`flow/run.sh`:
```
#!/bin/bash
# the make line also repeats each setting of config.mk as NAME=value (left out here)
make -C /OpenROAD-flow-scripts/flow DESIGN_CONFIG=/design/flow/config.mk WORK_HOME=/design/flow/orfs CLKGATE_MAP_FILE= finish
```
`flow/config.mk`:
```
export PLATFORM = sky130hd
export DESIGN_NAME = Power_Spec_Cal
export DESIGN_NICKNAME = Power_Spec_Cal
export VERILOG_FILES = /design/flow/design.v
export SDC_FILE = /design/flow/constraint.sdc
export NUM_CORES = 4
export LEC_CHECK = 0
export CAP_MARGIN = 20
export CORE_MARGIN = 2
export CORE_UTILIZATION = 64
export SLEW_MARGIN = 20
```
`flow/constraint.sdc`:
```
create_clock -name core_clock -period 5.35 [get_ports {clk}]
set_input_delay 1.0700 -clock core_clock [delete_from_list [all_inputs] [get_ports {clk}]]
set_output_delay 1.0700 -clock core_clock [all_outputs]
set_load 0.01 [all_outputs]
```
`flow/design.v`:
```
`timescale 1ns / 1ps
module Multiplier_25 (
    input  wire               clk,
    input  wire signed [24:0] a,
    input  wire signed [24:0] b,
    output wire signed [49:0] p
);
reg signed [24:0] a_r, b_r;
reg signed [49:0] p_1, p_2, p_3;
always @(posedge clk) begin
    a_r <= a;
    b_r <= b;
    p_1 <= a_r * b_r;
    p_2 <= p_1;
    p_3 <= p_2;
end
assign p = p_3;
endmodule
`timescale 1ns / 1ps
module Power_Spec_Cal(
           input wire clk,
           input wire rst,
           input wire dv,
           input wire [9:0] xk_index,
           input wire [24:0] fft_data_out_re,
           input wire [24:0] fft_data_out_im,
           output reg [49:0] Power_Spec,		 
           output reg data_valid,				 
           output reg dv_FFT					 
       );
reg signed [24:0] fftout_re_d;
reg signed [24:0] fftout_im_d;
wire signed [49:0] re_square;
wire signed [49:0] im_square;
reg [0:2] dv_reg;
always @(posedge clk or posedge rst)
begin : PipelineRegister_process
    if (rst == 1'b1) begin
        fftout_re_d <= 25'sb0;
        fftout_im_d <= 25'sb0;
    end
    else begin
        fftout_re_d <= fft_data_out_re;
        fftout_im_d <= fft_data_out_im;
    end
end
Multiplier_25 Multiplier_RE (
                  .clk(clk),  
                  .a(fftout_re_d),  
                  .b(fftout_re_d),  
                  .p(re_square)  
              );
Multiplier_25 Multiplier_IM (
                  .clk(clk),  
                  .a(fftout_im_d),  
                  .b(fftout_im_d),  
                  .p(im_square)  
              );
always @(posedge clk or posedge rst)
begin
    if(rst == 1)
        Power_Spec <= 0;
    else
        Power_Spec <= re_square + im_square;
end
always @(posedge clk or posedge rst)
begin
    if(rst == 1)
        data_valid <= 0;
    else
        data_valid <= dv_reg[1];
end
always @(posedge clk or posedge rst)
begin
    if(rst == 1)
    begin
        dv_reg[0] <= 0;
        dv_reg[1] <= 0;
        dv_reg[2] <= 0;
    end
    else
    begin
        dv_reg[0] <= (dv & xk_index[9]);	 
        dv_reg[1] <= dv_reg[0];
        dv_reg[2] <= dv_reg[1];
    end
end
always @(posedge clk or posedge rst)
begin
    if(rst == 1)
    begin
        dv_FFT <= 0;
    end
    else
    begin
        dv_FFT <= dv;
    end
end
endmodule
```
==> run_results.csv, run 1 <==
group,metric,value,unit
floorplanning,rows,105,
route,routedWlPerCell,17.2,um
setup_path,path_common_cell,"fa_1",
clock_network,cts_htree_levels,2,
status,status,"complete, but fails checks",
synth,synthTopLogicFamily,"adder cells",
floorplanning,core_area,81600,sq um
sta,final.period_utilization,1.27,
synth,netlist_top_cells_count,"inv_1, fa_1, nand2_1",
setup_path,path_delay_family,"adder cells",
synth,syn_area,52500,sq um
synth,ys_types,83,
route,wl,121000,um
setup_path,endpoint,"Multiplier_RE.p_1[47]",
setup_path,critPathMaxFanout,6,
route,vias,36037,
global_routing,antenna_found_initial,2,
synth,synthMuxAreaShare,0.00141,
synth,synth_warnings,2,
placement,dp_cells,6845,
layout,fillCellCount,5062,
floorplanning,io_pins,115,
global_routing,grt_use_total,0.305,
route,drtIter0Drc,1809,
flow_run,warning_count,55,
sta,fin_skew,0.0224,ns
sta,relSlewSlack,0.473,
placement,place_hpwl,100000,um
synth,synth-main-ff-cell,"dfxtp_1",
synth,ys.flops,448,
synth,ys_sh_xor,0.0282,
sta,slew_viol_final,0,
global_routing,grt_max_degree,76,
clock_network,cts_tree,"yes",
setup_path,cp_slowest_cell,"fa_1",
synth,ys_seq_frac,0.181,
clock_network,cts.path.max_buffers,3,
layout,fin_cells,7048,
route,drtPass1Iterations,5,
synth,synth.net_count,6642,
synth,synth_async_sr_flop_share,0.232,
route,drc,0,
clock_network,cts.reportedPaths.clkPinSlew,0.06,ns
setup_path,path_depth,27,
route,vias_per_cell,5.11,
setup_path,r2r_cells,27,
synth,syn_area_per_cell,10.5,sq um
floorplanning,fp-utilization,0.643,
min_path,worstHoldStart,"Multiplier_IM.p_1[27]",
sta,hold_viol_final,0,
clock_network,cts_buffers,48,
min_path,holdPathEnd,"Multiplier_IM.p_2[27]",
sta,worst_slew_pin_slew,0.790,ns
global_routing,grt_pass1_wl,201000,um
synth,top_area_cell,"fa_1",
setup_path,timing.rr.start,"Multiplier_RE.a_r[1]",
clock_network,cts_hold_buf,0,
setup_path,r2r-end,"Multiplier_RE.p_1[47]",
setup_path,cp.arrival,7.26,ns
layout,syn_to_final_growth,26.1,%
synth,synthCells,5013,
synth,area_leaders,"fa_1, dfxtp_1, inv_1",
flow_run,cap_violations,0,
setup_path,r2r_setup_slack,-1.42,ns
synth,ys_sh_simple,0.0851,
synth,top_cell,"inv_1",
setup_path,critPathLaunchType,"flop",
synth,yosysTopAreaCellShare,0.463,
setup_path,worstSetupPathType,"flop to flop",
status,so_faults,"setup timing",
sta,finalSetupViolCount,75,
clock_network,cts_root_buf,"clkbuf_16",
setup_path,crit_start,"Multiplier_RE.a_r[1]",
setup_path,crit_path_end_kind,"flop",
layout,fin_util,0.812,
clock_network,clk_latency,0.61,ns
floorplanning,die_w,290,um
global_routing,first_global_vias,40938,
route,antenna_left,0,
layout,nets,7567,
min_path,holdPathStages,0,
placement,gp_congestion,0.928,
clock_network,cts_sinks,448,
floorplanning,dieHeight,290,um
setup_path,critPathMaxStageDelay,0.54,ns
sta,fin_crit,6.77,ns
synth,yosysCellCount,5013,
sta,worst_slack,-1.42,ns
synth,yosys.area_share.aoi,0.0484,
setup_path,crit_required,5.84,ns
min_path,min_path_type,"flop to flop",
sta,fmax,148,MHz
placement,port_buffers,105,
synth,ys_area,52500,sq um
placement,pre_cts_ws,-1.50,ns
synth,adder_share,0.547,
global_routing,globalRouteOverflowTotal,0,
synth,edf_count,0,
floorplanning,chip_area,84300,sq um
setup_path,critPathBufInv,8,
sta,rsz0062_at_grt,"true",
## repair_timing
action                                 in CTS  in global routing
gates cloned                                0                  0
setup buffers                              90                 49
setup endpoints to repair                  76                 77
resized                                   357                197
pin swaps                                 212                153
endpoints found under the hold margin       0                  0
## metal layers
metal | share of wire | up-vias | GRT usage
met5 | 0 | - | 0
met4 | 0.043 | 0 | 0.119
met3 | 0.044 | 283 | 0.0413
met2 | 0.52 | 799 | 0.539
met1 | 0.39 | 18472 | 0.381
li1 | - | 16483 | -
## through the flow
| stage | setup TNS (ns) | hold WS [ns] | area, sq um |
|---|---|---|---|
| floorplan | -32.20 | 0.310 | 54300 |
| global placement | -67.60 | 0.311 | 61700 |
| detailed placement | -70.54 | 0.312 | 61700 |
| CTS | -61.21 | 0.314 | 65300 |
| global route | -80.73 | 0.320 | 66200 |
| finish | -65.71 | 0.315 | 66200 |
## layout make-up
| type | instances | area [sq um] | share of cell area |
|---|---|---|---|
| clock buffer | 70 | 1460 | 0.0221 |
| inverter | 1404 | 5300 | 0.0800 |
| timing repair buffer | 999 | 8680 | 0.131 |
| clock inverter | 19 | 250 | 0.00378 |
| sequential | 448 | 9640 | 0.146 |
| tap | 1070 | 1340 | 0.0202 |
| multi-input combinational | 3037 | 39500 | 0.597 |
| antenna | 1 | 2.50 | 0.0000378 |
==> inputs of run 2 (changes only) <==
CORE_UTILIZATION = 40   (was 64)
PLACE_DENSITY = 0.6   (was default)
clock period = 8.0 ns   (was 5.35 ns; I/O delays follow)
==> run_results.csv, run 2 <==
group,metric,value,unit
setup_path,critPathBufInv,5,
setup_path,cp.arrival,8.13,ns
setup_path,critPathLaunchType,"flop",
clock_network,cts.reportedPaths.clkPinSlew,0.08,ns
global_routing,met1_usage,0.239,
synth,ys_seq_frac,0.181,
floorplanning,fp-utilization,0.404,
clock_network,cts_setup_buffers,0,
route,vias,32508,
synth,netlist_top_cells_count,"inv_1, fa_1, nand2_1",
setup_path,path_delay_family,"adder cells",
synth,synthCells,5013,
layout,fin_util,0.448,
route,drtIter0Drc,1354,
sta,worst_slew_pin_slew,0.952,ns
placement,port_buffers,105,
synth,edf_count,0,
route,drtPass1Iterations,5,
synth,yosysTopAreaCellShare,0.463,
synth,synthTopLogicFamily,"adder cells",
floorplanning,die_w,366,um
clock_network,cts_sinks,448,
synth,ys.flops,448,
global_routing,globalRouteOverflowTotal,0,
setup_path,critPathMaxStageDelay,0.74,ns
sta,slew_viol_final,0,
synth,synthMuxAreaShare,0.00141,
setup_path,worstPathCellList,"buf_4 -> and2_1 -> fa_1 -> fa_1 -> inv_1 -> fa_1 -> inv_1 -> fa_1 -> fa_1 -> fa_1 -> inv_1 -> fa_1 -> inv_1 -> ha_1 -> a21oi_1 -> nor2b_1 -> o21ai_0 -> nand2_1 -> a21o_1 -> a21o_1 -> a21oi_1 -> o21ai_1 -> a21oi_1 -> xnor2_1",
setup_path,crit_path_end_kind,"flop",
sta,final.period_utilization,0.946,
layout,nets,6810,
sta,fin_skew,0.0302,ns
clock_network,clk_latency,0.66,ns
sta,rsz0062_at_grt,"false",
placement,gp_congestion,0.875,
setup_path,path_depth,24,
setup_path,endpoint,"Multiplier_RE.p_1[46]",
setup_path,cp_slowest_cell,"fa_1",
min_path,holdPathEnd,"Multiplier_IM.p_2[3]",
flow_run,cap_violations,0,
sta,hold_ws,0.310,ns
synth,area_leaders,"fa_1, dfxtp_1, inv_1",
synth,syn_area,52500,sq um
floorplanning,io_pins,115,
synth,ys_sh_xor,0.0282,
global_routing,use_met3,0.0275,
flow_run,warning_count,50,
sta,finalSetupTns,0,ns
placement,place_hpwl,95900,um
clock_network,cts_root_buf,"clkbuf_16",
layout,syn_to_final_growth,10.7,%
sta,relSlewSlack,0.364,
setup_path,critPathMaxFanout,10,
setup_path,crit_required,8.57,ns
min_path,worstHoldStart,"Multiplier_IM.p_1[3]",
sta,fin_crit,7.57,ns
clock_network,cts_buffers,47,
synth,ys_sh_simple,0.0851,
route,routedWlPerCell,16.2,um
global_routing,gr-usage-met2,0.304,
synth,top_area_cell,"fa_1",
sta,worst_slack,0.434,ns
route,wl,113000,um
synth,top_cell,"inv_1",
min_path,holdPathStages,0,
global_routing,antenna_found_initial,3,
floorplanning,rows,132,
route,vias_per_cell,4.67,
setup_path,crit_start,"Multiplier_RE.a_r[3]",
status,status,"timing/DRC/antenna clean",
sta,hold_viol_final,0,
clock_network,cts.path.max_buffers,3,
synth,synth_async_sr_flop_share,0.232,
placement,dp_cells,6874,
synth,synth.net_count,6642,
floorplanning,core_area,130000,sq um
clock_network,cts_htree_levels,2,
setup_path,timing.rr.start,"Multiplier_RE.a_r[3]",
setup_path,r2r_cells,24,
global_routing,first_global_vias,36873,
floorplanning,dieHeight,366,um
synth,ys_types,83,
min_path,min_path_type,"flop to flop",
sta,finalSetupViolCount,0,
setup_path,path_common_cell,"fa_1",
global_routing,grt_max_degree,70,
setup_path,r2r_setup_slack,0.43,ns
global_routing,grt_pass1_wl,190000,um
setup_path,worstSetupPathType,"flop to flop",
placement,pre_cts_ws,0.296,ns
clock_network,cts_tree,"yes",
global_routing,grt-busiest-layer,"met2",
route,drc,0,
sta,fmax,132,MHz
synth,adder_share,0.547,
layout,fin_cells,6963,
synth,yosysCellCount,5013,
synth,synth-main-ff-cell,"dfxtp_1",
global_routing,grt_use_total,0.179,
floorplanning,chip_area,134000,sq um
route,antenna_left,0,
setup_path,r2r-end,"Multiplier_RE.p_1[46]",
synth,yosys.area_share.aoi,0.0484,
synth,syn_area_per_cell,10.5,sq um
synth,synth_warnings,2,
synth,ys_area,52500,sq um
-- run 2: repair_timing --
item                                    CTS  global route
endpoints found under the setup margin    0             6
gates resized                             0             1
hold buffers                              0             0
-- run 2: area by class of cell --
type / instances / area (sq um)
tap: 1742 / 2180
inverter: 1404 / 5280
clock buffer: 63 / 1410
multi-input combinational: 3037 / 37300
fill: 12334 / 71700
antenna: 2 / 5.00
clock inverter: 24 / 327
timing repair buffer: 243 / 2150
sequential: 448 / 9490
-- run 2: stage by stage --
stage / instance area, sq um
after global placement: 56400
after detailed placement: 56400
final: 58100
after CTS: 58100
after global routing: 58100
after floorplan: 52500
-- run 2: per-layer routing --
| metal | share of wire | vias up |
|---|---|---|
| met5 | 0 | - |
| met4 | 0.025 | 0 |
| met3 | 0.049 | 159 |
| met2 | 0.49 | 588 |
| met1 | 0.43 | 16828 |
| li1 | - | 14933 |
==> inputs of run 3 (changes only) <==
CAP_MARGIN = 5   (was 20)
CORE_UTILIZATION = 72   (was 40)
CTS_CLUSTER_SIZE = 82   (was default)
PLACE_DENSITY = 0.63   (was 0.6)
SETUP_SLACK_MARGIN = 1.64   (was default)
clock period = 5.72 ns   (was 8.0 ns; I/O delays follow)
==> run_results.csv, run 3 <==
group,metric,value,unit
placement,port_buffers,105,
layout,fillCellCount,2960,
placement,place_hpwl,105000,um
setup_path,r2r-end,"Multiplier_IM.p_1[49]",
setup_path,crit_start,"Multiplier_IM.a_r[4]",
setup_path,critPathMaxFanout,8,
layout,nets,7551,
clock_network,cts.reportedPaths.clkPinSlew,0.07,ns
synth,syn_area,52500,sq um
setup_path,timing.rr.start,"Multiplier_IM.a_r[4]",
global_routing,grt_max_degree,42,
synth,ys_seq_frac,0.181,
global_routing,first_global_vias,42926,
setup_path,crit_required,6.24,ns
synth,netlist_top_cells_count,"inv_1, fa_1, nand2_1",
synth,ys_sh_simple,0.0851,
synth,synth_warnings,2,
layout,syn_to_final_growth,25.4,%
synth,area_leaders,"fa_1, dfxtp_1, inv_1",
sta,worst_slew_pin_slew,0.651,ns
route,drtIter0Drc,2588,
placement,gp_congestion,0.943,
flow_run,cap_violations,0,
synth,yosys.area_share.aoi,0.0484,
clock_network,cts_htree_levels,2,
placement,place_area,61500,sq um
synth,syn_area_per_cell,10.5,sq um
floorplanning,dieHeight,274,um
clock_network,cts_root_buf,"clkbuf_16",
floorplanning,chip_area,75100,sq um
setup_path,critPathMaxStageDelay,0.63,ns
min_path,holdPathStages,0,
route,routedWlPerCell,21.0,um
setup_path,r2r_setup_slack,-1.38,ns
synth,synthMuxAreaShare,0.00141,
layout,final-seq-area,9640,sq um
sta,fin_crit,7.10,ns
route,antenna_left,0,
setup_path,r2r_cells,32,
min_path,min_path_type,"flop to flop",
sta,fin_skew,0.0374,ns
sta,hold_ws,0.322,ns
synth,ys.flops,448,
setup_path,worstSetupPathType,"flop to flop",
sta,finalSetupTns,-65.00,ns
synth,yosysCellCount,5013,
setup_path,path_delay_family,"adder cells",
synth,edf_count,0,
sta,hold_viol_final,0,
global_routing,grt_pass1_wl,211000,um
route,antenna_cells,0,
status,so_faults,"setup timing",
setup_path,critPathLaunchType,"flop",
synth,adder_share,0.547,
min_path,holdPathEnd,"Multiplier_RE.p_3[40]",
global_routing,grt_use_total,0.367,
layout,mi_logic_area,39700,sq um
sta,slew_viol_final,0,
floorplanning,fp-utilization,0.723,
sta,fmax,141,MHz
clock_network,cts_tree,"yes",
layout,fin_util,0.907,
floorplanning,io_pins,115,
synth,ys_sh_xor,0.0282,
flow_run,warning_count,55,
setup_path,critPathBufInv,14,
sta,rsz0062_at_grt,"true",
synth,top_area_cell,"fa_1",
clock_network,cts_buffers,47,
route,drc,0,
floorplanning,rows,99,
synth,synth.net_count,6642,
clock_network,cts_hold_buf,0,
setup_path,cp.arrival,7.62,ns
setup_path,path_depth,32,
synth,ys_area,52500,sq um
setup_path,cp_slowest_cell,"fa_1",
synth,synthTopLogicFamily,"adder cells",
global_routing,globalRouteOverflowTotal,0,
route,wl,145000,um
status,status,"complete, but fails checks",
synth,ys_types,83,
synth,top_cell,"inv_1",
sta,relSlewSlack,0.566,
floorplanning,die_w,274,um
synth,synthCells,5013,
route,vias,38915,
setup_path,crit_path_end_kind,"flop",
sta,worst_slack,-1.38,ns
synth,synth-main-ff-cell,"dfxtp_1",
sta,finalSetupViolCount,76,
floorplanning,core_area,72600,sq um
clock_network,cts_sinks,448,
synth,yosysTopAreaCellShare,0.463,
route,vias_per_cell,5.62,
sta,final.period_utilization,1.24,
global_routing,antenna_found_initial,1,
clock_network,cts.path.max_buffers,3,
layout,fin_area,65800,sq um
route,drtPass1Iterations,6,
synth,synth_async_sr_flop_share,0.232,
setup_path,endpoint,"Multiplier_IM.p_1[49]",
min_path,worstHoldStart,"Multiplier_RE.p_2[40]",
clock_network,clk_latency,0.62,ns
## run 3: layout make-up
cell class,count,area share
inverter,1404,0.0806
clock inverter,28,0.00481
multi-input combinational,3037,0.602
timing repair buffer,984,0.128
tap,959,0.0182
clock buffer,60,0.0200
sequential,448,0.146
## run 3: repair_timing
item / in CTS / in global routing
gates cloned: 1 / 1
buffers inserted: 64 / 50
endpoints found under the setup margin: 87 / 87
gates resized: 226 / 230
pin swaps: 108 / 142
## run 3: stage by stage
| stage | instances | setup slack (ns) |
|---|---|---|
| floorplan | 5013 | -0.732 |
| global placement | 6716 | -1.09 |
| detailed placement | 6716 | -1.23 |
| CTS | 6869 | -1.01 |
| global route | 6920 | -1.51 |
| finish | 6920 | -1.38 |
## run 3: layer usage
| layer | global-route usage | share of wire | vias to the layer above |
|---|---|---|---|
| li1 | - | - | 16426 |
| met1 | 0.424 | 0.34 | 19876 |
| met2 | 0.661 | 0.52 | 1851 |
| met3 | 0.0568 | 0.066 | 762 |
| met4 | 0.188 | 0.069 | 0 |
| met5 | 0 | 0 | - |
==> inputs of run 4 (changes only) <==
CORE_ASPECT_RATIO = 0.84   (was default)
CTS_CLUSTER_SIZE = 31   (was 82)
SETUP_SLACK_MARGIN = -0.43   (was 1.64)
clock period = 6.26 ns   (was 5.72 ns; I/O delays follow)
==> run_results.csv, run 4 <==
group,metric,value,unit
clock_network,cts_buffers,45,
sta,worst_slack,-0.689,ns
setup_path,path_depth,26,
setup_path,worstSetupPathType,"flop to flop",
synth,ys_types,83,
placement,pre_cts_ws,-0.971,ns
setup_path,crit_start,"Multiplier_RE.a_r[12]",
layout,fin_cells,6856,
synth,synth_warnings,2,
synth,synth_async_sr_flop_share,0.232,
synth,synthTopLogicFamily,"adder cells",
sta,finalSetupTns,-19.60,ns
setup_path,cp.arrival,7.48,ns
floorplanning,fp-utilization,0.729,
clock_network,cts_tree,"yes",
setup_path,critPathMaxStageDelay,0.62,ns
setup_path,critPathMaxFanout,9,
sta,slew_viol_final,0,
min_path,min_path_type,"flop to flop",
setup_path,path_common_cell,"fa_1",
sta,hold_viol_final,0,
setup_path,crit_path_end_kind,"flop",
synth,ys.flops,448,
synth,yosysTopAreaCellShare,0.463,
setup_path,timing.rr.start,"Multiplier_RE.a_r[12]",
setup_path,critPathLaunchType,"flop",
synth,ys_sh_xor,0.0282,
status,so_faults,"setup timing",
synth,adder_share,0.547,
route,routedWlPerCell,19.5,um
clock_network,clk_latency,0.62,ns
synth,area_leaders,"fa_1, dfxtp_1, inv_1",
sta,fin_crit,6.95,ns
setup_path,path_delay_family,"adder cells",
synth,top_area_cell,"fa_1",
synth,synth-main-ff-cell,"dfxtp_1",
route,drc,0,
synth,yosys.area_share.aoi,0.0484,
floorplanning,core_area,72000,sq um
synth,synthCells,5013,
route,wl,134000,um
route,drtPass1Iterations,6,
min_path,holdPathStages,0,
flow_run,warning_count,54,
setup_path,crit_required,6.79,ns
setup_path,critPathBufInv,7,
placement,dp_cells,6686,
sta,fin_skew,0.0194,ns
floorplanning,die_w,299,um
synth,syn_area,52500,sq um
floorplanning,dieHeight,251,um
layout,mi_logic_area,38700,sq um
synth,synth.net_count,6642,
placement,port_buffers,105,
setup_path,r2r-end,"Multiplier_RE.p_1[46]",
global_routing,grt_max_degree,56,
synth,ys_seq_frac,0.181,
synth,syn_area_per_cell,10.5,sq um
sta,final.period_utilization,1.11,
layout,nets,7480,
min_path,holdPathEnd,"Multiplier_IM.p_3[40]",
sta,worst_slew_pin_slew,0.962,ns
global_routing,first_global_vias,42518,
floorplanning,chip_area,75100,sq um
setup_path,cp_slowest_cell,"fa_1",
synth,ys_area,52500,sq um
route,vias_per_cell,5.46,
min_path,worstHoldStart,"Multiplier_IM.p_2[40]",
route,vias,37460,
synth,synthMuxAreaShare,0.00141,
global_routing,antenna_found_initial,2,
placement,gp_congestion,0.944,
synth,edf_count,0,
route,drtIter0Drc,2181,
global_routing,grt_pass1_wl,212000,um
floorplanning,rows,90,
sta,fmax,144,MHz
setup_path,r2r_cells,26,
flow_run,cap_violations,0,
clock_network,cts_htree_levels,2,
floorplanning,io_pins,115,
sta,rsz0062_at_grt,"true",
layout,fillCellCount,3245,
synth,netlist_top_cells_count,"inv_1, fa_1, nand2_1",
setup_path,r2r_setup_slack,-0.69,ns
status,status,"complete, but fails checks",
layout,syn_to_final_growth,22.1,%
sta,relSlewSlack,0.359,
synth,ys_sh_simple,0.0851,
setup_path,endpoint,"Multiplier_RE.p_1[46]",
sta,finalSetupViolCount,55,
global_routing,globalRouteOverflowTotal,0,
route,antenna_left,0,
placement,place_hpwl,100000,um
clock_network,cts.path.max_buffers,3,
synth,top_cell,"inv_1",
clock_network,cts.reportedPaths.clkPinSlew,0.07,ns
synth,yosysCellCount,5013,
clock_network,cts_hold_buf,0,
clock_network,cts_sinks,448,
layout,final-seq-area,9630,sq um
clock_network,cts_root_buf,"clkbuf_16",
global_routing,grt_use_total,0.366,
-- run 4: timing repair --
item	in CTS	in global routing
buffers inserted	89	82
resized	252	254
pin swaps	143	195
cloned	2	1
endpoints found under the setup margin	36	43
-- run 4: layer usage --
metal / track usage / up-vias / part of all wire
met3: 0.0743 / 513 / 0.078
met1: 0.456 / 19207 / 0.36
met4: 0.156 / 2 / 0.051
li1: - / 16282 / -
met5: 0 / - / 0.000097
met2: 0.627 / 1456 / 0.51
-- run 4: layout make-up --
type,count,share of cell area
diodes,2,0.0000781
clock buffers,58,0.0195
clock inverters,26,0.00447
inverters,1404,0.0824
multi-input cells,3037,0.604
flip-flops and latches,448,0.150
well taps,966,0.0189
repair buffers,915,0.121
-- run 4: per-stage QoR --
step / util / cell area, sq um / hold slack (ns)
floorplan: - / 52600 / 0.310
CTS: 0.875 / 63000 / 0.320
global placement: 0.837 / 60200 / 0.310
finish: 0.891 / 64100 / 0.314
global route: 0.891 / 64100 / 0.324
detailed placement: 0.837 / 60200 / 0.312
==> inputs of run 5 (changes only) <==
CAP_MARGIN = 20   (was 5)
CELL_PAD_IN_SITES_DETAIL_PLACEMENT = 2   (was default)
CELL_PAD_IN_SITES_GLOBAL_PLACEMENT = 3   (was default)
CORE_ASPECT_RATIO = 0.63   (was 0.84)
CORE_UTILIZATION = 40   (was 72)
CTS_CLUSTER_DIAMETER = 64   (was default)
CTS_CLUSTER_SIZE = default   (was 31)
GPL_TIMING_DRIVEN = 0   (was default)
HOLD_SLACK_MARGIN = 0.18   (was default)
MAX_ROUTING_LAYER = met4   (was default)
SETUP_SLACK_MARGIN = default   (was -0.43)
SLEW_MARGIN = 35   (was 20)
TNS_END_PERCENT = 70   (was default)
clock period = 8.0 ns   (was 6.26 ns; I/O delays follow)
==> run_results.csv, run 5 <==
group,metric,value,unit
synth,synthCells,5013,
synth,ys_sh_simple,0.0851,
setup_path,crit_path_end_kind,"flop",
sta,slew_viol_final,0,
layout,nets,6818,
global_routing,globalRouteOverflowTotal,0,
setup_path,r2r_setup_slack,0.19,ns
sta,worst_slew_pin_slew,0.844,ns
setup_path,critPathMaxStageDelay,0.53,ns
synth,synth-main-ff-cell,"dfxtp_1",
min_path,min_path_type,"flop to flop",
synth,top_cell,"inv_1",
clock_network,clk_latency,0.65,ns
floorplanning,die_w,460,um
synth,adder_share,0.547,
layout,fin_util,0.448,
route,antenna_left,0,
floorplanning,io_pins,115,
setup_path,timing.rr.start,"Multiplier_IM.a_r[11]",
clock_network,cts.path.max_buffers,3,
synth,yosysCellCount,5013,
global_routing,grt_max_degree,45,
sta,fmax,128,MHz
flow_run,warning_count,53,
synth,top_area_cell,"fa_1",
setup_path,crit_required,8.55,ns
floorplanning,fp-utilization,0.403,
route,wl,166000,um
sta,finalSetupViolCount,0,
synth,synth_async_sr_flop_share,0.232,
setup_path,worstSetupPathType,"flop to flop",
synth,area_leaders,"fa_1, dfxtp_1, inv_1",
status,status,"timing/DRC/antenna clean",
sta,worst_slack,0.190,ns
setup_path,r2r-end,"Multiplier_IM.p_1[48]",
placement,place_hpwl,143000,um
min_path,holdPathStages,0,
floorplanning,chip_area,134000,sq um
setup_path,endpoint,"Multiplier_IM.p_1[48]",
synth,synth_warnings,2,
flow_run,cap_violations,0,
sta,final.period_utilization,0.976,
setup_path,crit_start,"Multiplier_IM.a_r[11]",
route,vias_per_cell,4.91,
placement,pre_cts_ws,-2.15,ns
global_routing,first_global_vias,40357,
sta,hold_viol_final,0,
setup_path,path_depth,25,
route,drtPass1Iterations,6,
synth,yosysTopAreaCellShare,0.463,
floorplanning,rows,105,
setup_path,cp.arrival,8.36,ns
setup_path,cp_slowest_cell,"dfxtp_2",
layout,syn_to_final_growth,11.0,%
synth,synthMuxAreaShare,0.00141,
clock_network,cts.reportedPaths.clkPinSlew,0.07,ns
synth,yosys.area_share.aoi,0.0484,
floorplanning,core_area,130000,sq um
clock_network,cts_tree,"yes",
sta,fin_crit,7.81,ns
sta,rsz0062_at_grt,"true",
route,drc,0,
clock_network,cts_hold_buf,0,
global_routing,antenna_found_initial,18,
route,drtIter0Drc,1929,
clock_network,cts_sinks,448,
setup_path,r2r_cells,25,
min_path,worstHoldStart,"Multiplier_IM.p_2[26]",
route,vias,34410,
sta,relSlewSlack,0.433,
synth,ys_types,83,
placement,port_buffers,105,
global_routing,grt_use_total,0.267,
min_path,holdPathEnd,"Multiplier_IM.p_3[26]",
floorplanning,dieHeight,292,um
route,routedWlPerCell,23.8,um
clock_network,cts_buffers,48,
setup_path,critPathMaxFanout,10,
synth,ys_area,52500,sq um
sta,fin_skew,0.0228,ns
sta,finalSetupTns,0,ns
setup_path,path_common_cell,"fa_1",
synth,ys_seq_frac,0.181,
synth,edf_count,0,
synth,synth.net_count,6642,
synth,ys_sh_xor,0.0282,
synth,synthTopLogicFamily,"adder cells",
synth,syn_area,52500,sq um
clock_network,cts_root_buf,"clkbuf_16",
setup_path,path_delay_family,"adder cells",
layout,fillCellCount,13517,
setup_path,critPathLaunchType,"flop",
sta,hold_ws,0.313,ns
setup_path,critPathBufInv,6,
placement,gp_congestion,0.900,
clock_network,cts_htree_levels,2,
global_routing,grt_pass1_wl,255000,um
synth,ys.flops,448,
synth,netlist_top_cells_count,"inv_1, fa_1, nand2_1",
synth,syn_area_per_cell,10.5,sq um
run 5: cell type report:
class / count / area, sq um / area share
diodes: 11 / 27.5 / 0.000472
plain buffers: 120 / 840 / 0.0144
clock buffers: 72 / 1470 / 0.0252
clock inverters: 16 / 164 / 0.00281
inverters: 1404 / 5300 / 0.0910
multi-input cells: 3037 / 37400 / 0.642
flip-flops and latches: 448 / 9580 / 0.164
well taps: 1765 / 2210 / 0.0379
repair buffers: 130 / 1280 / 0.0219
run 5: repair_timing:
| action | CTS | global route |
|---|---|---|
| gates resized | 144 | 164 |
| gates cloned | 0 | 0 |
| buffers inserted | 6 | 15 |
| setup endpoints to repair | 43 | 22 |
| pin swaps | 1 | 4 |
| hold endpoints to repair | 0 | 0 |
run 5: per-layer routing:
metal  track usage  vias up  wire (um)
met4        0.0396        0       2880
met1         0.407    18551      82300
met2         0.380      766      70500
met3        0.0406      139      10800
met5             -        -          0
li1              -    14954          -
run 5: metrics by stage:
stage	instances	cell area [sq um]
6_report	7003	58300
3_5_place_dp	6886	55900
2_1_floorplan	5013	52500
4_1_cts	6976	57800
5_1_grt	6996	58200
3_3_place_gp	6883	55700
==> inputs of run 6 (changes only) <==
CELL_PAD_IN_SITES_DETAIL_PLACEMENT = default   (was 2)
CELL_PAD_IN_SITES_GLOBAL_PLACEMENT = default   (was 3)
CORE_ASPECT_RATIO = default   (was 0.63)
CTS_CLUSTER_DIAMETER = default   (was 64)
GPL_TIMING_DRIVEN = default   (was 0)
HOLD_SLACK_MARGIN = default   (was 0.18)
MAX_ROUTING_LAYER = default   (was met4)
PLACE_DENSITY = 0.6   (was 0.63)
SLEW_MARGIN = 20   (was 35)
TNS_END_PERCENT = default   (was 70)
clock period = 5.0 ns   (was 8.0 ns; I/O delays follow)
==> run_results.csv, run 6 <==
group,metric,value,unit
status,so_faults,"setup timing",
global_routing,first_global_vias,41009,
sta,relSlewSlack,0.511,
synth,synth_async_sr_flop_share,0.232,
sta,slew_viol_final,0,
synth,synth_warnings,2,
layout,fin_util,0.518,
min_path,worstHoldStart,"Multiplier_RE.p_2[23]",
synth,ys_area,52500,sq um
floorplanning,chip_area,134000,sq um
synth,ys_seq_frac,0.181,
setup_path,r2r-end,"Multiplier_RE.p_1[44]",
route,wl,122000,um
synth,ys_sh_xor,0.0282,
flow_run,cap_violations,0,
clock_network,cts.reportedPaths.clkPinSlew,0.06,ns
route,vias_per_cell,4.61,
clock_network,cts_buffers,50,
placement,gp_congestion,0.910,
global_routing,grt_max_degree,57,
setup_path,cp.arrival,7.25,ns
synth,synth.net_count,6642,
global_routing,globalRouteOverflowTotal,0,
min_path,holdPathStages,0,
sta,hold_ws,0.298,ns
sta,worst_slew_pin_slew,0.728,ns
synth,yosysTopAreaCellShare,0.463,
floorplanning,die_w,366,um
floorplanning,dieHeight,366,um
setup_path,worstSetupPathType,"flop to flop",
synth,netlist_top_cells_count,"inv_1, fa_1, nand2_1",
clock_network,cts_tree,"yes",
layout,nets,7607,
synth,synth-main-ff-cell,"dfxtp_1",
setup_path,timing.rr.start,"Multiplier_RE.a_r[5]",
status,status,"complete, but fails checks",
setup_path,crit_start,"Multiplier_RE.a_r[5]",
min_path,holdPathEnd,"Multiplier_RE.p_3[23]",
setup_path,r2r_cells,28,
setup_path,r2r_setup_slack,-1.69,ns
placement,place_hpwl,105000,um
synth,synthCells,5013,
route,drtIter0Drc,1387,
synth,top_cell,"inv_1",
route,drc,0,
synth,syn_area_per_cell,10.5,sq um
sta,finalSetupViolCount,77,
layout,syn_to_final_growth,28.1,%
synth,yosysCellCount,5013,
synth,adder_share,0.547,
synth,yosys.area_share.aoi,0.0484,
setup_path,critPathLaunchType,"flop",
setup_path,crit_required,5.56,ns
clock_network,cts_sinks,448,
global_routing,grt_pass1_wl,205000,um
route,antenna_left,0,
synth,ys.flops,448,
setup_path,cp_slowest_cell,"fa_1",
synth,synthTopLogicFamily,"adder cells",
setup_path,path_depth,28,
synth,edf_count,0,
setup_path,path_common_cell,"fa_1",
setup_path,path_delay_family,"adder cells",
route,vias,35801,
route,drtPass1Iterations,5,
global_routing,antenna_found_initial,6,
synth,ys_types,83,
floorplanning,fp-utilization,0.404,
clock_network,cts_htree_levels,2,
clock_network,cts_root_buf,"clkbuf_16",
sta,fin_skew,0.0361,ns
setup_path,critPathBufInv,9,
min_path,min_path_type,"flop to flop",
clock_network,clk_latency,0.64,ns
sta,fin_crit,6.69,ns
synth,area_leaders,"fa_1, dfxtp_1, inv_1",
setup_path,critPathMaxFanout,5,
route,routedWlPerCell,15.8,um
clock_network,cts_hold_buf,0,
synth,ys_sh_simple,0.0851,
floorplanning,rows,132,
clock_network,cts.path.max_buffers,3,
flow_run,warning_count,53,
global_routing,grt_use_total,0.193,
sta,rsz0062_at_grt,"true",
placement,port_buffers,105,
sta,fmax,150,MHz
sta,hold_viol_final,0,
floorplanning,io_pins,115,
setup_path,crit_path_end_kind,"flop",
sta,final.period_utilization,1.34,
floorplanning,core_area,130000,sq um
setup_path,critPathMaxStageDelay,0.53,ns
synth,synthMuxAreaShare,0.00141,
setup_path,endpoint,"Multiplier_RE.p_1[44]",
sta,worst_slack,-1.69,ns
synth,top_area_cell,"fa_1",
synth,syn_area,52500,sq um
==> run 6: through the flow <==
step	area [sq um]	TNS (ns)	cells	worst slack, ns
finish	67300	-88.72	7765	-1.69
global route	67200	-103.62	7761	-1.93
CTS	66400	-86.59	7725	-1.69
detailed placement	62800	-99.24	7549	-1.97
global placement	62800	-98.22	7549	-1.98
floorplan	54300	-54.80	5013	-1.45
==> run 6: cell type report <==
type / instances / area [sq um]
fillers: 11739 / 62600
multi-input cells: 3037 / 39400
flip-flops and latches: 448 / 9640
repair buffers: 1037 / 8960
inverters: 1404 / 5300
well taps: 1742 / 2180
clock buffers: 71 / 1470
clock inverters: 22 / 267
diodes: 4 / 10.0
==> run 6: repair_timing <==
action / 4_1_cts / 5_1_grt
setup endpoints to repair: 78 / 78
gates cloned: 1 / 1
pin swaps: 212 / 144
setup buffers: 93 / 45
gates resized: 341 / 181
==> run 6: layer usage <==
layer / GRT usage / wire length [um] / part of all wire / vias to the layer above
li1: - / - / - / 16541
met1: 0.238 / 49000 / 0.40 / 18448
met2: 0.347 / 63500 / 0.52 / 585
met3: 0.0263 / 5380 / 0.044 / 225
met4: 0.0631 / 4450 / 0.036 / 2
met5: 0 / 20 / 0.00016 / -
==> inputs of run 7 (changes only) <==
ABC_AREA = 1   (was default)
CORE_UTILIZATION = 69   (was 40)
CTS_CLUSTER_DIAMETER = 367   (was default)
CTS_CLUSTER_SIZE = 10   (was default)
PLACE_DENSITY = 0.39   (was 0.6)
SETUP_SLACK_MARGIN = 1.74   (was default)
TNS_END_PERCENT = 10   (was default)
clock period = 6.36 ns   (was 5.0 ns; I/O delays follow)
==> run_results.csv, run 7 <==
group,metric,value,unit
min_path,holdPathEnd,"Multiplier_RE.p_2[18]",
sta,fin_crit,6.23,ns
synth,yosysTopAreaCellShare,0.424,
global_routing,antenna_found_initial,0,
synth,syn_area_per_cell,8.61,sq um
synth,netlist_top_cells_count,"inv_1, nand2_1, fa_1",
setup_path,path_delay_family,"adder cells",
synth,edf_count,0,
synth,yosysCellCount,6643,
setup_path,r2r-end,"Multiplier_RE.p_1[45]",
setup_path,r2r_setup_slack,0.13,ns
sta,final.period_utilization,0.980,
sta,fmax,161,MHz
min_path,min_path_type,"flop to flop",
sta,slew_viol_final,0,
clock_network,cts.reportedPaths.clkPinSlew,0.07,ns
clock_network,cts_root_buf,"clkbuf_16",
setup_path,path_depth,25,
setup_path,cp.arrival,6.72,ns
route,vias_per_cell,5.38,
synth,synth_warnings,2,
route,wl,157000,um
synth,ys_sh_simple,0.143,
synth,ys_sh_xor,0.0185,
sta,rsz0062_at_grt,"true",
synth,syn_area,57200,sq um
setup_path,crit_required,6.85,ns
synth,synthTopLogicFamily,"adder cells",
placement,pre_cts_ws,-0.0692,ns
setup_path,endpoint,"Multiplier_RE.p_1[45]",
flow_run,warning_count,55,
synth,synth_async_sr_flop_share,0.232,
route,drc,0,
status,status,"timing/DRC/antenna clean",
setup_path,crit_start,"Multiplier_RE.a_r[24]",
global_routing,grt_max_degree,65,
sta,worst_slew_pin_slew,0.964,ns
synth,synth-main-ff-cell,"dfxtp_1",
synth,ys.flops,448,
synth,ys_types,35,
min_path,worstHoldStart,"Multiplier_RE.p_1[18]",
floorplanning,fp-utilization,0.697,
layout,fin_util,0.810,
sta,fin_skew,0.0357,ns
setup_path,critPathBufInv,8,
clock_network,cts_sinks,448,
sta,worst_slack,0.130,ns
placement,place_hpwl,119000,um
clock_network,cts_tree,"yes",
setup_path,path_common_cell,"nand2_1",
sta,relSlewSlack,0.357,
floorplanning,dieHeight,292,um
layout,syn_to_final_growth,16.2,%
global_routing,grt_pass1_wl,245000,um
clock_network,cts.path.max_buffers,3,
clock_network,cts_htree_levels,2,
layout,fin_area,66500,sq um
layout,nets,8617,
min_path,holdPathStages,0,
setup_path,r2r_cells,25,
placement,place_area,61500,sq um
floorplanning,chip_area,85200,sq um
global_routing,globalRouteOverflowTotal,0,
setup_path,worstSetupPathType,"flop to flop",
route,vias,43437,
synth,ys_seq_frac,0.166,
route,drtPass1Iterations,6,
clock_network,cts_hold_buf,0,
synth,adder_share,0.502,
sta,finalSetupViolCount,0,
global_routing,grt_use_total,0.374,
floorplanning,die_w,292,um
synth,yosys.area_share.aoi,0.0285,
clock_network,clk_latency,0.65,ns
route,routedWlPerCell,19.4,um
flow_run,cap_violations,0,
floorplanning,io_pins,115,
synth,top_area_cell,"fa_1",
synth,area_leaders,"fa_1, inv_1, dfxtp_1",
route,drtIter0Drc,3103,
synth,synthCells,6643,
setup_path,timing.rr.start,"Multiplier_RE.a_r[24]",
setup_path,critPathMaxFanout,6,
floorplanning,rows,105,
setup_path,crit_path_end_kind,"flop",
route,antenna_left,0,
placement,port_buffers,105,
sta,hold_viol_final,0,
synth,synthMuxAreaShare,0,
synth,ys_area,57200,sq um
setup_path,cp_slowest_cell,"fa_2",
synth,top_cell,"inv_1",
setup_path,critPathLaunchType,"flop",
setup_path,critPathMaxStageDelay,0.62,ns
global_routing,first_global_vias,47326,
placement,gp_congestion,0.986,
sta,finalSetupTns,0,ns
synth,synth.net_count,8272,
floorplanning,core_area,82100,sq um
clock_network,cts_buffers,50,
## run 7: per-layer routing
metal  track usage  up-vias  part of all wire
met5             0        -                 0
met4         0.169        0             0.055
met3        0.0654      538             0.090
met2         0.628     1983              0.48
met1         0.477    21377              0.37
li1              -    19539                 -
## run 7: cell type report
class | count | area (sq um)
clock inverters | 3 | 76.3
fillers | 5103 | 15600
inverters | 2023 | 7630
multi-input cells | 4018 | 41600
flip-flops and latches | 448 | 9610
repair buffers | 447 | 4970
clock buffers | 69 | 1330
diodes | 1 | 2.50
well taps | 1070 | 1340
## run 7: through the flow
step                      std cells  hold WS, ns
final                          8079        0.303
after floorplan                6643        0.310
after global placement         7874        0.310
after CTS                      8030        0.313
after global routing           8078        0.324
after detailed placement       7874        0.312
## run 7: what timing repair did
item / CTS / global route
resized: 384 / 198
setup endpoints to repair: 82 / 84
pin swaps: 118 / 108
gates cloned: 17 / 9
setup buffers: 67 / 39
==> inputs of run 8 (changes only) <==
ABC_AREA = 0   (was 1)
CORE_UTILIZATION = 45   (was 69)
CTS_CLUSTER_DIAMETER = default   (was 367)
CTS_CLUSTER_SIZE = default   (was 10)
GPL_ROUTABILITY_DRIVEN = 1   (was default)
GPL_TIMING_DRIVEN = 1   (was default)
MIN_ROUTING_LAYER = met2   (was default)
PLACE_DENSITY = 0.8   (was 0.39)
SETUP_SLACK_MARGIN = default   (was 1.74)
TNS_END_PERCENT = 60   (was 10)
clock period = 4.35 ns   (was 6.36 ns; I/O delays follow)
==> run_results.csv, run 8 <==
group,metric,value,unit
synth,adder_share,0.547,
clock_network,cts_htree_levels,2,
setup_path,r2r_cells,28,
route,antenna_left,0,
sta,slew_viol_final,0,
setup_path,cp.arrival,7.47,ns
clock_network,cts_sinks,448,
sta,fmax,145,MHz
floorplanning,core_area,116000,sq um
setup_path,cp_slowest_cell,"fa_2",
sta,final.period_utilization,1.59,
clock_network,cts_root_buf,"clkbuf_16",
synth,top_area_cell,"fa_1",
clock_network,cts.reportedPaths.clkPinSlew,0.09,ns
placement,place_hpwl,106000,um
floorplanning,fp-utilization,0.453,
synth,syn_area,52500,sq um
sta,worst_slack,-2.56,ns
synth,synth_warnings,2,
floorplanning,dieHeight,346,um
synth,synth.net_count,6642,
floorplanning,die_w,346,um
route,wl,133000,um
setup_path,path_common_cell,"fa_1",
clock_network,cts_buffers,47,
setup_path,r2r-end,"Multiplier_IM.p_1[46]",
min_path,worstHoldStart,"Multiplier_IM.p_1[29]",
flow_run,warning_count,53,
route,drtIter0Drc,10068,
global_routing,globalRouteOverflowTotal,0,
setup_path,r2r_setup_slack,-2.56,ns
placement,port_buffers,105,
placement,pre_cts_ws,-2.71,ns
synth,ys_sh_xor,0.0282,
clock_network,cts.path.max_buffers,3,
setup_path,crit_start,"Multiplier_IM.a_r[3]",
placement,gp_congestion,0.964,
layout,syn_to_final_growth,26.7,%
floorplanning,chip_area,119000,sq um
sta,hold_viol_final,0,
global_routing,grt_max_degree,62,
setup_path,critPathMaxStageDelay,0.63,ns
setup_path,crit_path_end_kind,"flop",
setup_path,path_depth,28,
synth,yosys.area_share.aoi,0.0484,
setup_path,critPathBufInv,10,
synth,ys_seq_frac,0.181,
floorplanning,io_pins,115,
synth,synthCells,5013,
route,vias_per_cell,6.58,
synth,yosysCellCount,5013,
floorplanning,rows,125,
clock_network,cts_tree,"yes",
synth,ys_area,52500,sq um
setup_path,critPathLaunchType,"flop",
synth,top_cell,"inv_1",
status,so_faults,"setup timing",
synth,netlist_top_cells_count,"inv_1, fa_1, nand2_1",
sta,relSlewSlack,0.428,
setup_path,timing.rr.start,"Multiplier_IM.a_r[3]",
synth,edf_count,0,
synth,ys_types,83,
status,status,"complete, but fails checks",
setup_path,crit_required,4.91,ns
flow_run,cap_violations,0,
sta,finalSetupViolCount,84,
global_routing,grt_pass1_wl,213000,um
setup_path,critPathMaxFanout,5,
sta,fin_skew,0.0432,ns
route,drc,0,
synth,synthTopLogicFamily,"adder cells",
route,vias,49436,
route,routedWlPerCell,17.7,um
synth,area_leaders,"fa_1, dfxtp_1, inv_1",
sta,worst_slew_pin_slew,0.858,ns
setup_path,worstSetupPathType,"flop to flop",
synth,synthMuxAreaShare,0.00141,
synth,syn_area_per_cell,10.5,sq um
layout,fillCellCount,9065,
setup_path,path_delay_family,"adder cells",
min_path,min_path_type,"flop to flop",
synth,yosysTopAreaCellShare,0.463,
global_routing,antenna_found_initial,2,
synth,synth-main-ff-cell,"dfxtp_1",
setup_path,endpoint,"Multiplier_IM.p_1[46]",
sta,rsz0062_at_grt,"true",
synth,ys.flops,448,
clock_network,clk_latency,0.67,ns
layout,fin_util,0.574,
synth,synth_async_sr_flop_share,0.232,
sta,fin_crit,6.91,ns
global_routing,first_global_vias,59686,
min_path,holdPathStages,0,
route,drtPass1Iterations,8,
layout,nets,7568,
synth,ys_sh_simple,0.0851,
global_routing,grt_use_total,0.335,
min_path,holdPathEnd,"Multiplier_IM.p_2[29]",
## run 8: metrics by stage
step                      setup TNS, ns  hold slack, ns  cell area [sq um]  std cells
after floorplan                 -105.45           0.310              54200       5013
after global placement          -153.97           0.310              62400       7313
after detailed placement        -159.59           0.312              62400       7313
after CTS                       -144.40           0.318              65400       7455
after global routing            -172.54           0.325              66500       7503
final                           -156.50           0.314              66500       7508
## run 8: layout make-up
| class | count | area (sq um) | share of cell area |
|---|---|---|---|
| antenna | 6 | 15.0 | 0.000226 |
| sequential | 448 | 9640 | 0.145 |
| multi-input combinational | 3037 | 39300 | 0.590 |
| clock buffer | 59 | 1360 | 0.0204 |
| tap | 1524 | 1910 | 0.0287 |
| inverter | 1404 | 5300 | 0.0797 |
| timing repair buffer | 1001 | 8680 | 0.131 |
| clock inverter | 29 | 368 | 0.00553 |
## run 8: layer usage
layer / global-route usage / part of all wire / vias up
li1: - / - / 16382
met1: - / 0 / 19049
met2: 0.407 / 0.52 / 12156
met3: 0.423 / 0.36 / 1821
met4: 0.0867 / 0.11 / 28
met5: 0.0768 / 0.0095 / -
## run 8: what timing repair did
action	CTS	global route
pin swaps	153	143
endpoints found under the setup margin	85	85
buffers inserted	58	50
cloned	1	0
gates resized	229	194
hold buffers	0	0
==> inputs of run 9 (changes only) <==
ABC_AREA = default   (was 0)
CORE_UTILIZATION = 70   (was 45)
GPL_ROUTABILITY_DRIVEN = default   (was 1)
GPL_TIMING_DRIVEN = default   (was 1)
MIN_ROUTING_LAYER = default   (was met2)
PLACE_DENSITY = default   (was 0.8)
SETUP_SLACK_MARGIN = -0.22   (was default)
TNS_END_PERCENT = default   (was 60)
clock period = 3.25 ns   (was 4.35 ns; I/O delays follow)
==> run_results.csv, run 9 <==
group,metric,value,unit
flow_run,cap_violations,0,
synth,ys_seq_frac,0.181,
setup_path,crit_start,"Multiplier_RE.a_r[6]",
setup_path,critPathBufInv,7,
synth,yosysTopAreaCellShare,0.463,
layout,fin_util,0.898,
sta,rsz0062_at_grt,"true",
clock_network,cts.reportedPaths.clkPinSlew,0.07,ns
setup_path,r2r_cells,26,
synth,syn_area_per_cell,10.5,sq um
route,wl,144000,um
layout,fin_cells,6962,
min_path,min_path_type,"flop to flop",
setup_path,crit_path_end_kind,"flop",
setup_path,path_depth,26,
sta,fin_crit,6.83,ns
clock_network,cts_hold_buf,0,
floorplanning,core_area,74300,sq um
setup_path,worstSetupPathType,"flop to flop",
setup_path,critPathMaxStageDelay,0.55,ns
clock_network,cts_sinks,448,
floorplanning,dieHeight,278,um
synth,synthCells,5013,
synth,ys.flops,448,
synth,yosys.area_share.aoi,0.0484,
sta,fin_skew,0.0237,ns
flow_run,warning_count,55,
placement,pre_cts_ws,-3.62,ns
min_path,worstHoldStart,"Multiplier_RE.p_2[49]",
global_routing,grt_use_total,0.361,
global_routing,globalRouteOverflowTotal,0,
clock_network,clk_latency,0.61,ns
synth,ys_sh_xor,0.0282,
synth,ys_area,52500,sq um
synth,synth-main-ff-cell,"dfxtp_1",
floorplanning,rows,100,
clock_network,cts_buffers,46,
sta,worst_slack,-3.58,ns
route,antenna_left,0,
synth,top_area_cell,"fa_1",
synth,synth_async_sr_flop_share,0.232,
setup_path,endpoint,"Multiplier_RE.p_1[48]",
sta,relSlewSlack,0.653,
synth,netlist_top_cells_count,"inv_1, fa_1, nand2_1",
setup_path,r2r_setup_slack,-3.58,ns
setup_path,critPathLaunchType,"flop",
sta,slew_viol_final,0,
sta,finalSetupViolCount,94,
placement,place_hpwl,103000,um
sta,worst_slew_pin_slew,0.513,ns
min_path,holdPathStages,0,
global_routing,antenna_found_initial,3,
clock_network,cts.path.max_buffers,3,
synth,edf_count,0,
min_path,holdPathEnd,"Multiplier_RE.p_3[49]",
synth,area_leaders,"fa_1, dfxtp_1, inv_1",
route,vias,38628,
clock_network,cts_root_buf,"clkbuf_16",
clock_network,cts_tree,"yes",
placement,port_buffers,105,
route,drtIter0Drc,2333,
synth,syn_area,52500,sq um
synth,synth.net_count,6642,
route,routedWlPerCell,20.7,um
floorplanning,io_pins,115,
sta,final.period_utilization,2.10,
global_routing,first_global_vias,43752,
sta,hold_viol_final,0,
global_routing,met1_usage,0.421,
synth,adder_share,0.547,
global_routing,grt-busiest-layer,"met2",
status,status,"complete, but fails checks",
synth,synth_warnings,2,
floorplanning,chip_area,77200,sq um
setup_path,timing.rr.start,"Multiplier_RE.a_r[6]",
route,drtPass1Iterations,8,
setup_path,cp.arrival,7.31,ns
route,drc,0,
floorplanning,fp-utilization,0.706,
layout,nets,7582,
placement,gp_congestion,0.924,
route,vias_per_cell,5.55,
setup_path,cp_slowest_cell,"fa_1",
setup_path,r2r-end,"Multiplier_RE.p_1[48]",
setup_path,path_delay_family,"adder cells",
floorplanning,die_w,278,um
clock_network,cts_htree_levels,2,
global_routing,use_met3,0.0536,
synth,synthTopLogicFamily,"adder cells",
synth,ys_types,83,
sta,fmax,146,MHz
synth,ys_sh_simple,0.0851,
synth,synthMuxAreaShare,0.00141,
placement,dp_cells,6773,
layout,syn_to_final_growth,27.1,%
synth,yosysCellCount,5013,
status,so_faults,"setup timing",
global_routing,grt_pass1_wl,216000,um
setup_path,path_common_cell,"fa_1",
setup_path,critPathMaxFanout,6,
global_routing,grt_max_degree,48,
global_routing,gr-usage-met2,0.649,
layout,fillCellCount,3237,
setup_path,crit_required,3.73,ns
synth,top_cell,"inv_1",
## run 9: area by class of cell
type | instances | area [sq um] | share of cell area
timing repair buffer | 1016 | 8800 | 0.132
antenna | 2 | 5.00 | 0.0000750
clock inverter | 23 | 282 | 0.00422
sequential | 448 | 9650 | 0.145
tap | 969 | 1210 | 0.0182
clock buffer | 63 | 1410 | 0.0212
inverter | 1404 | 5300 | 0.0794
multi-input combinational | 3037 | 40100 | 0.601
## run 9: through the flow
step / cell area (sq um) / hold WS, ns / TNS [ns]
2_1_floorplan: 54600 / 0.310 / -207.65
3_3_place_gp: 62000 / 0.311 / -240.72
3_5_place_dp: 62000 / 0.312 / -246.78
4_1_cts: 65400 / 0.324 / -238.22
5_1_grt: 66700 / 0.320 / -270.06
6_report: 66700 / 0.317 / -252.54
## run 9: what timing repair did
item / CTS / global route
pin swaps: 177 / 229
cloned: 1 / 0
endpoints found under the setup margin: 90 / 89
setup buffers: 73 / 43
resized: 293 / 274
endpoints found under the hold margin: 0 / 0
## run 9: routing by layer
layer  vias up  wire length [um]
li1      16511                 -
met1     19858             49600
met2      1594             76300
met3       665              8270
met4         0              9620
met5         -                 0
==> inputs of run 10 (changes only) <==
ABC_AREA = 0   (was default)
CAP_MARGIN = 10   (was 20)
CELL_PAD_IN_SITES_GLOBAL_PLACEMENT = 1   (was default)
CORE_ASPECT_RATIO = 0.72   (was default)
CORE_UTILIZATION = 66   (was 70)
CTS_CLUSTER_DIAMETER = 359   (was default)
CTS_CLUSTER_SIZE = 18   (was default)
MAX_ROUTING_LAYER = met5   (was default)
PLACE_DENSITY_LB_ADDON = 0.09   (was default)
SETUP_SLACK_MARGIN = 2.4   (was -0.22)
SLEW_MARGIN = 35   (was 20)
TNS_END_PERCENT = 30   (was default)
clock period = 8.43 ns   (was 3.25 ns; I/O delays follow)
==> run_results.csv, run 10 <==
group,metric,value,unit
sta,hold_viol_final,0,
synth,adder_share,0.547,
global_routing,grt_use_total,0.317,
setup_path,worstPathCellList,"buf_12 -> nand2_2 -> inv_2 -> fa_2 -> fa_2 -> buf_4 -> fa_1 -> fa_1 -> fa_1 -> fa_1 -> fa_1 -> ha_4 -> a21oi_1 -> o221ai_2 -> a21oi_1 -> o21ai_1 -> a221o_1 -> a41oi_4 -> a221o_2 -> a31o_4 -> a31oi_4 -> xor2_1",
global_routing,gr-usage-met2,0.476,
setup_path,crit_path_end_kind,"flop",
min_path,worstHoldStart,"Multiplier_IM.p_2[31]",
route,routedWlPerCell,19.1,um
synth,yosysTopAreaCellShare,0.463,
layout,syn_to_final_growth,15.2,%
setup_path,r2r_cells,22,
setup_path,cp.arrival,7.38,ns
setup_path,path_depth,22,
synth,edf_count,0,
clock_network,cts.path.max_buffers,3,
synth,ys_sh_simple,0.0851,
synth,synthMuxAreaShare,0.00141,
synth,ys_sh_xor,0.0282,
synth,synth-main-ff-cell,"dfxtp_1",
global_routing,globalRouteOverflowTotal,0,
setup_path,path_delay_family,"adder cells",
sta,fin_crit,6.88,ns
route,drtIter0Drc,2288,
setup_path,cp_slowest_cell,"fa_2",
sta,relSlewSlack,0.480,
global_routing,use_met3,0.0743,
floorplanning,fp-utilization,0.669,
floorplanning,io_pins,115,
floorplanning,chip_area,81800,sq um
clock_network,cts_htree_levels,1,
setup_path,r2r-end,"Multiplier_RE.p_1[48]",
synth,ys.flops,448,
setup_path,critPathMaxStageDelay,0.66,ns
synth,synth.net_count,6642,
setup_path,crit_start,"Multiplier_RE.a_r[1]",
flow_run,warning_count,53,
synth,ys_seq_frac,0.181,
setup_path,r2r_setup_slack,1.55,ns
sta,slew_viol_final,0,
synth,synthTopLogicFamily,"adder cells",
setup_path,path_common_cell,"fa_1",
min_path,holdPathEnd,"Multiplier_IM.p_3[31]",
floorplanning,dieHeight,243,um
sta,rsz0062_at_grt,"true",
route,wl,123000,um
clock_network,cts_buffers,28,
global_routing,grt_pass1_wl,199000,um
setup_path,crit_required,8.94,ns
layout,fillCellCount,5170,
synth,yosysCellCount,5013,
synth,syn_area,52500,sq um
synth,netlist_top_cells_count,"inv_1, fa_1, nand2_1",
setup_path,critPathBufInv,3,
global_routing,grt_max_degree,60,
sta,fmax,145,MHz
synth,top_area_cell,"fa_1",
sta,hold_ws,0.308,ns
clock_network,cts_sinks,448,
setup_path,timing.rr.start,"Multiplier_RE.a_r[1]",
synth,area_leaders,"fa_1, dfxtp_1, inv_1",
synth,yosys.area_share.aoi,0.0484,
synth,syn_area_per_cell,10.5,sq um
route,antenna_left,0,
floorplanning,core_area,78500,sq um
synth,ys_area,52500,sq um
min_path,min_path_type,"flop to flop",
status,status,"timing/DRC/antenna clean",
synth,ys_types,83,
synth,synth_warnings,2,
floorplanning,die_w,336,um
synth,synthCells,5013,
global_routing,antenna_found_initial,8,
global_routing,grt-busiest-layer,"met1",
global_routing,first_global_vias,37437,
route,drc,0,
clock_network,clk_latency,0.61,ns
global_routing,met1_usage,0.478,
route,vias,34252,
flow_run,cap_violations,0,
sta,finalSetupViolCount,0,
setup_path,critPathLaunchType,"flop",
clock_network,cts_root_buf,"clkbuf_16",
min_path,holdPathStages,0,
placement,place_hpwl,92600,um
sta,final.period_utilization,0.816,
route,drtPass1Iterations,6,
synth,synth_async_sr_flop_share,0.232,
synth,top_cell,"inv_1",
setup_path,worstSetupPathType,"flop to flop",
floorplanning,rows,87,
sta,finalSetupTns,0,ns
route,vias_per_cell,5.32,
sta,worst_slew_pin_slew,0.779,ns
placement,gp_congestion,0.906,
layout,nets,6978,
setup_path,critPathMaxFanout,6,
sta,fin_skew,0.0209,ns
setup_path,endpoint,"Multiplier_RE.p_1[48]",
clock_network,cts.reportedPaths.clkPinSlew,0.09,ns
placement,port_buffers,105,
clock_network,cts_tree,"yes",
-- run 10: metrics by stage --
step	instance area (sq um)	std cells	utilization	setup slack (ns)
after floorplan	53900	5013	-	1.98
after global placement	55600	6111	0.708	0.786
after detailed placement	55600	6111	0.708	0.775
after CTS	59300	6363	0.756	1.65
after global routing	60500	6438	0.771	1.37
final	60500	6441	0.771	1.55
-- run 10: routing by layer --
layer | part of all wire | vias to the layer above | wire (um)
met5 | 0.00022 | - | 27
met4 | 0.022 | 4 | 2760
met3 | 0.096 | 202 | 11800
met2 | 0.44 | 1152 | 54500
met1 | 0.44 | 17595 | 54000
li1 | - | 15299 | -
-- run 10: cell type report --
type                       instances  area, sq um  area share
multi-input combinational       3037        38800       0.642
sequential                       448         9670       0.160
inverter                        1404         5350      0.0884
timing repair buffer             430         4480      0.0741
tap                             1068         1340      0.0221
clock buffer                      50          793      0.0131
clock inverter                     1         16.3    0.000269
antenna                            3         7.51    0.000124
-- run 10: repair_timing --
item / CTS / global route
endpoints found under the setup margin: 72 / 66
pin swaps: 122 / 141
hold buffers: 0 / 0
setup buffers: 196 / 74
gates cloned: 5 / 1
gates resized: 268 / 146
